Design alu, start of the top module:
module alu(input read,write,dig1,dig2,dig3,dig4,rst,clk,rev,exec,sign, output o1,o2,o3,o4, output [0:6] bcd);
For scale: about 990 flip-flops.
clock: 8.56 ns
lec_check: 0
abc_area: 0
cap_margin: 35
cell_pad_in_sites_detail_placement: 1
cell_pad_in_sites_global_placement: 1
core_aspect_ratio: 1.64
core_margin: 9
core_utilization: 16
cts_cluster_diameter: 357
max_routing_layer: met4
min_routing_layer: met2
setup_slack_margin: 0.99
slew_margin: 20
tns_end_percent: 95
run.sh (not shown) runs the stock make flow with config.mk's settings and CLKGATE_MAP_FILE=.
Then changed:
Settings changed: ABC_AREA 0 to default, CAP_MARGIN 35 to 20, CELL_PAD_IN_SITES_DETAIL_PLACEMENT 1 to default, CELL_PAD_IN_SITES_GLOBAL_PLACEMENT 1 to default, CORE_ASPECT_RATIO 1.64 to default, CORE_MARGIN 9 to 2, CORE_UTILIZATION 16 to 61, CTS_CLUSTER_DIAMETER 357 to default, CTS_CLUSTER_SIZE from default to 52, MAX_ROUTING_LAYER met4 to default, MIN_ROUTING_LAYER met2 to default, SETUP_SLACK_MARGIN 0.99 to -0.43, TNS_END_PERCENT 95 to default.
Clock period 8.56 ns to 5.5 ns, I/O delays scaled along.
Outcome:
- The changed run produced a layout that fails on setup timing
- global-route usage came out higher by 17 points
- maximum frequency came out higher by 13%
- clock power came out higher by 57%
- worst setup slack degrades by 2.2 ns
Then changed:
Settings changed: ABC_AREA from default to 1, CORE_UTILIZATION 61 to 72, CTS_CLUSTER_SIZE 52 to 13, PLACE_DENSITY_LB_ADDON from default to 0.12, SETUP_SLACK_MARGIN -0.43 to 1.34.
Clock period 5.5 ns to 4.6 ns, I/O delays scaled along.
What happened: The changed run completed, yet does not pass: setup timing; die area decreases by 14%; cell count goes up by about 28%; clock-buffer cell count is higher by 15; design area goes up by 4.9%; total power went up by 26%; fmax came out higher by about 4%; sequential share of layout area fell by 2.4 points; via count came out higher by 28%; setup slack is worse by 0.65 ns; first-iteration DRC count goes up by about 100%.
Then changed:
Settings changed: ABC_AREA 1 to default, CORE_UTILIZATION 72 to 64, CTS_CLUSTER_SIZE 13 to default, PLACE_DENSITY_LB_ADDON 0.12 to default, SETUP_SLACK_MARGIN 1.34 to 1.06.
Clock period 4.6 ns to 6.88 ns, I/O delays scaled along.
- Now the flow completed without violations
- final area is lower by 6.0%
- synthesized area falls by 1.4%
- worst setup slack is better by 2.1 ns
- count of clock-buffer cells in the layout is lower by 8
- die size rose by 11%
- clock power is lower by 29%
- core utilization fell by 14 points
Then changed:
Settings changed: ABC_AREA from default to 1, CORE_UTILIZATION 64 to 72, CTS_CLUSTER_SIZE from default to 24, SETUP_SLACK_MARGIN 1.06 to default.
Clock period 6.88 ns to 5.0 ns, I/O delays scaled along.
The changed run produced a layout that fails on setup timing.
Synthesized area increases by 1.4%.
Combinational power increases by 72%.
Clock-buffer cell count increases by 3.
Clock power increases by 32%.
Total power increases by 42%.
Critical path depth stays the same.
Then changed:
Settings changed: ABC_AREA 1 to 0, PLACE_DENSITY_LB_ADDON from default to 0.0, SETUP_SLACK_MARGIN from default to 1.39.
Outcome: With this change the flow failed in 5_1_grt with ODB-0269; synthesized cell count goes down by 29%; die area decreases by 1.4%; area after synthesis shrinks by 1.4%.


alu again, from the RTL that the note above started with.
make LEC_CHECK=0 CAP_MARGIN=20 CELL_PAD_IN_SITES_DETAIL_PLACEMENT=1 CORE_MARGIN=2 CORE_UTILIZATION=28 CTS_CLUSTER_SIZE=21 PLACE_DENSITY_LB_ADDON=0.02 SETUP_SLACK_MARGIN=0.22 SLEW_MARGIN=0 finish   # period 10.1 ns
Change:
==> flow/config.mk (replaced) <==
export PLATFORM = sky130hd
export DESIGN_NAME = alu
export DESIGN_NICKNAME = alu
export VERILOG_FILES = /design/flow/design.v
export SDC_FILE = /design/flow/constraint.sdc
export NUM_CORES = 4
export LEC_CHECK = 0
export ABC_AREA = 0
export CAP_MARGIN = 20
export CORE_MARGIN = 2
export CORE_UTILIZATION = 72
export CTS_CLUSTER_SIZE = 24
export PLACE_DENSITY_LB_ADDON = 0.0
export SETUP_SLACK_MARGIN = 1.45
export SLEW_MARGIN = 20
==> flow/constraint.sdc (replaced) <==
create_clock -name core_clock -period 5.0 [get_ports {clk}]
set_input_delay 1.0000 -clock core_clock [delete_from_list [all_inputs] [get_ports {clk}]]
set_output_delay 1.0000 -clock core_clock [all_outputs]
set_load 0.01 [all_outputs]
This time the run stopped in global routing (5_1_grt) with ODB-0269.
Die size decreases by 61%.
Synthesized area does not change.
Synthesized cell count does not change.
Change:
--- a/flow/config.mk
+++ b/flow/config.mk
@@ -7,3 +7,2 @@
 export LEC_CHECK = 0
-export ABC_AREA = 0
 export CAP_MARGIN = 20
@@ -11,5 +10,4 @@
 export CORE_UTILIZATION = 72
-export CTS_CLUSTER_SIZE = 24
 export PLACE_DENSITY_LB_ADDON = 0.0
-export SETUP_SLACK_MARGIN = 1.45
+export SETUP_SLACK_MARGIN = 1.41
 export SLEW_MARGIN = 20
==> flow/constraint.sdc (replaced) <==
create_clock -name core_clock -period 4.86 [get_ports {clk}]
set_input_delay 0.9720 -clock core_clock [delete_from_list [all_inputs] [get_ports {clk}]]
set_output_delay 0.9720 -clock core_clock [all_outputs]
set_load 0.01 [all_outputs]
After rerunning: The new run stopped in global routing (5_1_grt). Die area stays the same. Synthesized area is unchanged. Synthesized cell count does not change.
Change:
--- a/flow/config.mk
+++ b/flow/config.mk
@@ -9,5 +9,3 @@
 export CORE_MARGIN = 2
-export CORE_UTILIZATION = 72
-export PLACE_DENSITY_LB_ADDON = 0.0
-export SETUP_SLACK_MARGIN = 1.41
+export CORE_UTILIZATION = 45
 export SLEW_MARGIN = 20
==> flow/constraint.sdc (replaced) <==
create_clock -name core_clock -period 8.04 [get_ports {clk}]
set_input_delay 1.6080 -clock core_clock [delete_from_list [all_inputs] [get_ports {clk}]]
set_output_delay 1.6080 -clock core_clock [all_outputs]
set_load 0.01 [all_outputs]
Result: The changed run completed without violations; die area came out higher by about 60%; synthesized area does not change; synthesized cell count does not change.
Change:
--- a/flow/config.mk
+++ b/flow/config.mk
@@ -9,3 +9,3 @@
 export CORE_MARGIN = 2
-export CORE_UTILIZATION = 45
+export CORE_UTILIZATION = 72
 export SLEW_MARGIN = 20
==> flow/constraint.sdc (replaced) <==
create_clock -name core_clock -period 4.48 [get_ports {clk}]
set_input_delay 0.8960 -clock core_clock [delete_from_list [all_inputs] [get_ports {clk}]]
set_output_delay 0.8960 -clock core_clock [all_outputs]
set_load 0.01 [all_outputs]
The changed run did not get past global routing (5_1_grt) on ODB-0269.
Synthesized area does not change.
Synthesized cell count is unchanged.
Die area is lower by 37%.
Change:
--- a/flow/config.mk
+++ b/flow/config.mk
@@ -9,3 +9,3 @@
 export CORE_MARGIN = 2
-export CORE_UTILIZATION = 72
+export CORE_UTILIZATION = 66
 export SLEW_MARGIN = 20
==> flow/constraint.sdc (replaced) <==
create_clock -name core_clock -period 4.94 [get_ports {clk}]
set_input_delay 0.9880 -clock core_clock [delete_from_list [all_inputs] [get_ports {clk}]]
set_output_delay 0.9880 -clock core_clock [all_outputs]
set_load 0.01 [all_outputs]
The changed run finished but fails on negative setup slack.
Die size increases by 8.9%.
Synthesized area does not change.
Synthesized cell count is unchanged.
Power is estimated from default activity; no workload was simulated.
